Design fft16, start of the top module:
module fft16 (
    input  wire              clk,
    input  wire              rst_n,
    input  wire              start,
    input  wire signed [8:0] din_i,
    input  wire signed [8:0] din_q,
    output wire              ready,
    output wire              dout_valid,
    output wire signed [8:0] dout_i,
    output wire signed [8:0] dout_q
);
For scale: about 4800 cells after synthesis, about 740 flip-flops, ~53000 um2 of cells after synthesis.
Settings: LEC_CHECK=0, CAP_MARGIN=35, CELL_PAD_IN_SITES_DETAIL_PLACEMENT=1, CELL_PAD_IN_SITES_GLOBAL_PLACEMENT=3, CORE_MARGIN=8, CORE_UTILIZATION=25, CTS_CLUSTER_DIAMETER=292, MAX_ROUTING_LAYER=met4, PLACE_DENSITY_LB_ADDON=0.13, SETUP_SLACK_MARGIN=2.27, SLEW_MARGIN=35; clock period 16.3 ns.
run.sh (not shown) runs the stock make flow with config.mk's settings and CLKGATE_MAP_FILE=.
The baseline finished clean.
Rerun with:
==> flow/config.mk (replaced) <==
export PLATFORM = sky130hd
export DESIGN_NAME = fft16
export DESIGN_NICKNAME = fft16
export VERILOG_FILES = /design/flow/design.v
export SDC_FILE = /design/flow/constraint.sdc
export NUM_CORES = 4
export LEC_CHECK = 0
export CAP_MARGIN = 20
export CORE_MARGIN = 2
export CORE_UTILIZATION = 62
export SLEW_MARGIN = 20
==> flow/constraint.sdc (replaced) <==
create_clock -name core_clock -period 9.88 [get_ports {clk}]
set_input_delay 1.9760 -clock core_clock [delete_from_list [all_inputs] [get_ports {clk}]]
set_output_delay 1.9760 -clock core_clock [all_outputs]
set_load 0.01 [all_outputs]
=> The new run finished but fails on negative setup slack; wire length goes down by 22%; final cell count goes down by 16%; via count goes up by 8.1%; die area goes down by 61%; sequential share of layout area goes down by 1.0 points; fmax goes up by 27%.
Rerun with:
--- a/flow/config.mk
+++ b/flow/config.mk
@@ -10 +10 @@
-export CORE_UTILIZATION = 62
+export CORE_UTILIZATION = 30
==> flow/constraint.sdc (replaced) <==
create_clock -name core_clock -period 14.4 [get_ports {clk}]
set_input_delay 2.8800 -clock core_clock [delete_from_list [all_inputs] [get_ports {clk}]]
set_output_delay 2.8800 -clock core_clock [all_outputs]
set_load 0.01 [all_outputs]
Result:
- Now the flow passed the timing, design-rule and antenna checks
- worst hold slack is worse by 0.0031 ns
- synthesized area stays the same
- non-clock buffer count went down by 467
- die area went up by well over a third
- global-route usage went down by 19 points
- wire length went down slightly
- worst setup slack is better by 2.1 ns
- clock-buffer cell count went up by 4

---

run 1:
Starting RTL as in the previous note.
export LEC_CHECK = 0
export ABC_AREA = 1
export CAP_MARGIN = 20
export CORE_MARGIN = 2
export CORE_UTILIZATION = 72
export CTS_CLUSTER_DIAMETER = 127
export PLACE_DENSITY = 0.66
export SLEW_MARGIN = 5
create_clock -name core_clock -period 9.2 [get_ports {clk}]
Run 1 finished all stages; layout check result: FAIL, due to setup timing.
Modified inputs, run 2 compared to run 1
- PLACE_DENSITY: 0.66 -> 0.42
- CTS_CLUSTER_DIAMETER: 127 -> unset
- SLEW_MARGIN: 5 -> 20
- the clock period (ns, I/O delays scaled along): 9.2 -> 7.86
- Run 2 terminated abnormally: global routing (5_1_grt) reported GRT-0116.
- Run 1 → run 2: weighted congestion at the end of routability-driven global placement has increased, area after detailed placement went up, post-CTS resize count now larger, synthesized cell count neither gained nor lost much, placed wire-length estimate went up about 8%.
- Side by side, post-CTS setup-driven buffer insertion count turned out higher in run 2 than in run 1.
The inputs of run 3 differ from those of run 2 as listed below.
- putting SETUP_SLACK_MARGIN at 1.83 where nothing was set
- clearing PLACE_DENSITY, which used to be 0.42
- clearing ABC_AREA, which used to be 1
- putting CTS_CLUSTER_SIZE at 97 where nothing was set
- swapping 7.86 for 8.09 in the clock period (ns, I/O delays scaled along)
Findings:
STATUS run=run 3 STAGES=ALL_DONE FINAL_CHECKS=FAILED CAUSE=setup timing
From run 2 to run 3 the numbers moved as follows: number of different library cells in the post-synthesis netlist increased by about 50% relative to the old numbers; area fraction in and, or, nand and nor cells decreased by 6.3 points relative to the old numbers; synthesized area decreased by 1700 um^2 relative to the old numbers.
When run 3 is set beside run 2, its y dimension of the die turns out to be about 1.5% smaller.
Placement-stage cell area in run 3 vs run 2: down 2400 um^2
Chip area estimate from yosys synthesis | run 3 below run 2
Run 3 against run 2: post-synth net total moved down; die size fell 2400 um^2.
#### Input delta (run 4 over run 3)
- a change of CORE_UTILIZATION from 72 to 56
- a deleted CTS_CLUSTER_SIZE that had been 97
- a deleted SETUP_SLACK_MARGIN that had been 1.83
- a change of the clock period (ns, I/O delays scaled along) from 8.09 to 9.91
==> results <==
Comparing post-route clock period utilization for run 4 and run 3, the bigger number came from run 3. Maximum number of pins on one net before global-route repair in run 4 is 51 below run 3. Across both runs, count of clock-net buffers in the final layout was higher for run 4 than for run 3. Count of flip-flops with a built-in enable after synthesis came out exactly the same in run 4 and run 3. Re initial antenna violation count: run 3 was higher than run 4. Run 4 leaves more setup margin than run 3. Run 4 against run 3: data required time of the worst path grew by 1.85 ns; area growth from synthesis to layout decreased by 5.4 points relative to the old numbers. Run 4 completed end to end with timing, DRC and antenna clean.

---

fft16 again, from the RTL that the note above started with.
make LEC_CHECK=0 ABC_AREA=1 CAP_MARGIN=35 CELL_PAD_IN_SITES_GLOBAL_PLACEMENT=1 CORE_MARGIN=4 CORE_UTILIZATION=33 CTS_CLUSTER_SIZE=91 GPL_ROUTABILITY_DRIVEN=1 GPL_TIMING_DRIVEN=0 MIN_ROUTING_LAYER=met2 SETUP_SLACK_MARGIN=0.78 SLEW_MARGIN=15 TNS_END_PERCENT=20 finish   # period 5.91 ns
The first run finished with setup timing left.
Next try:
ABC_AREA = not set   (was 1)
CAP_MARGIN = 20   (was 35)
CORE_MARGIN = 2   (was 4)
CORE_UTILIZATION = 46   (was 33)
GPL_ROUTABILITY_DRIVEN = 0   (was 1)
GPL_TIMING_DRIVEN = not set   (was 0)
MIN_ROUTING_LAYER = not set   (was met2)
SLEW_MARGIN = 10   (was 15)
clock period = 15.9 ns   (was 5.91 ns; I/O delays follow)
Effect:
- This time the run completed without violations
- global-route usage falls by 2.9 points
- flip-flop count stays the same
- area after synthesis falls by a few percent
- worst hold slack is worse by 22 ps
- via count falls by well over a third
Next try:
CORE_UTILIZATION = 33   (was 46)
SLEW_MARGIN = 15   (was 10)
clock period = 5.91 ns   (was 15.9 ns; I/O delays follow)
Result: The changed run ran to the end with violations: setup timing; non-clock buffer count increases by 942; via count is higher by 9.4%; maximum frequency increases by 26%; cell count goes up by 23%; routed wire length increases by 6.4%; utilization drops by 8.1 points; design area climbs by 17%; flip-flop count does not change; die size rises by 39%; sequential share of layout area falls by 5.3 points.
Next try:
ABC_AREA = 1   (was not set)
CAP_MARGIN = 35   (was 20)
CELL_PAD_IN_SITES_DETAIL_PLACEMENT = 1   (was not set)
CELL_PAD_IN_SITES_GLOBAL_PLACEMENT = 2   (was 1)
CORE_MARGIN = 4   (was 2)
GPL_TIMING_DRIVEN = 0   (was not set)
MIN_ROUTING_LAYER = met2   (was not set)
The new run produced a layout that fails on setup timing.
Design area rose by 0.34%.
Flip-flop count does not change.
Non-clock buffer count came out lower by 580.
Via count increases by 47%.
Die size increases by 5.2%.
Critical path depth is lower by 2.
Utilization decreases by 1.4 points.

---

== run A ==
Starting RTL as in the previous note.
Settings: LEC_CHECK=0, ABC_AREA=1, CAP_MARGIN=35, CELL_PAD_IN_SITES_GLOBAL_PLACEMENT=1, CORE_MARGIN=2, CORE_UTILIZATION=33, CTS_CLUSTER_SIZE=91, GPL_ROUTABILITY_DRIVEN=0, GPL_TIMING_DRIVEN=0, SETUP_SLACK_MARGIN=0.78, SLEW_MARGIN=15, TNS_END_PERCENT=20; clock period 5.91 ns.
Run A ran in full, but the layout does not pass; the checks complain about negative setup slack.
Here is what was changed in the inputs of run B compared with run A.
- changing CORE_UTILIZATION from 33 to 70
- changing CAP_MARGIN from 35 to 20
- removing GPL_ROUTABILITY_DRIVEN (formerly 0)
- changing SLEW_MARGIN from 15 to 20
- removing GPL_TIMING_DRIVEN (formerly 0)
- removing ABC_AREA (formerly 1)
- removing TNS_END_PERCENT (formerly 20)
- removing CELL_PAD_IN_SITES_GLOBAL_PLACEMENT (formerly 1)
- removing CTS_CLUSTER_SIZE (formerly 91)
- removing SETUP_SLACK_MARGIN (formerly 0.78)
- changing the clock period (ns, I/O delays scaled along) from 5.91 to 7.16
### Flow results
- The flow ended early for run B: it failed with a tool error in clock tree synthesis (4_1_cts).
- Against run A, run B reports a horizontal die dimension that is lower.
- Looking at area of placed instances, run B sits about 3.5% above run A.
- Site row count: higher on run A
- Summary of run B over run A: net count after synthesis decreased by 16% relative to the old numbers; floorplan core area now sits lower; number of instances in the placed design now sits lower.
- Relative to run A, the area after synthesis of run B is lower by 3.1%.
The inputs of run C differ from those of run B as listed below.
- setting SETUP_SLACK_MARGIN to 1.04 for the first time
- changing CORE_UTILIZATION from 70 to 72
- setting CTS_CLUSTER_DIAMETER to 132 for the first time
Notes after the runs:
Run C -> stages 100% | layout checks FAIL | negative setup slack. The higher HPWL after detailed placement came out of run C. Share of the core filled by cells before placement: run C and run B compared, lower one is run B. Looking at height of the die, run C sits about 1.4% below run B. Compared to run B, run C was floorplanned on a smaller die. Comparing run B against run C, there is no change at all in proportion of synthesized flip-flops having asynchronous set or reset. Run B -> run C: cell area after synthesis delta 0, exact match. Port buffer count delta (run C -> run B): insignificant.
--- input diff run C..run D ---
- clearing SETUP_SLACK_MARGIN, which used to be 1.04
- swapping 72 for 40 in CORE_UTILIZATION
- clearing CTS_CLUSTER_DIAMETER, which used to be 132
- swapping 7.16 for 9.91 in the clock period (ns, I/O delays scaled along)
Findings:
Routed wire length for run D: 30% down relative to run C. From run C to run D the numbers moved as follows: number of antenna violations at the first check in global routing lost 16. Diff run C -> run D: minimum clock period after layout went down, fraction of area in non-clock buffers lower. Both conditions hold for run D: the flow ran to the end and the final layout passed the timing, design-rule and antenna checks. On total cell area reported by yosys after synthesis, run D and run C are basically level.
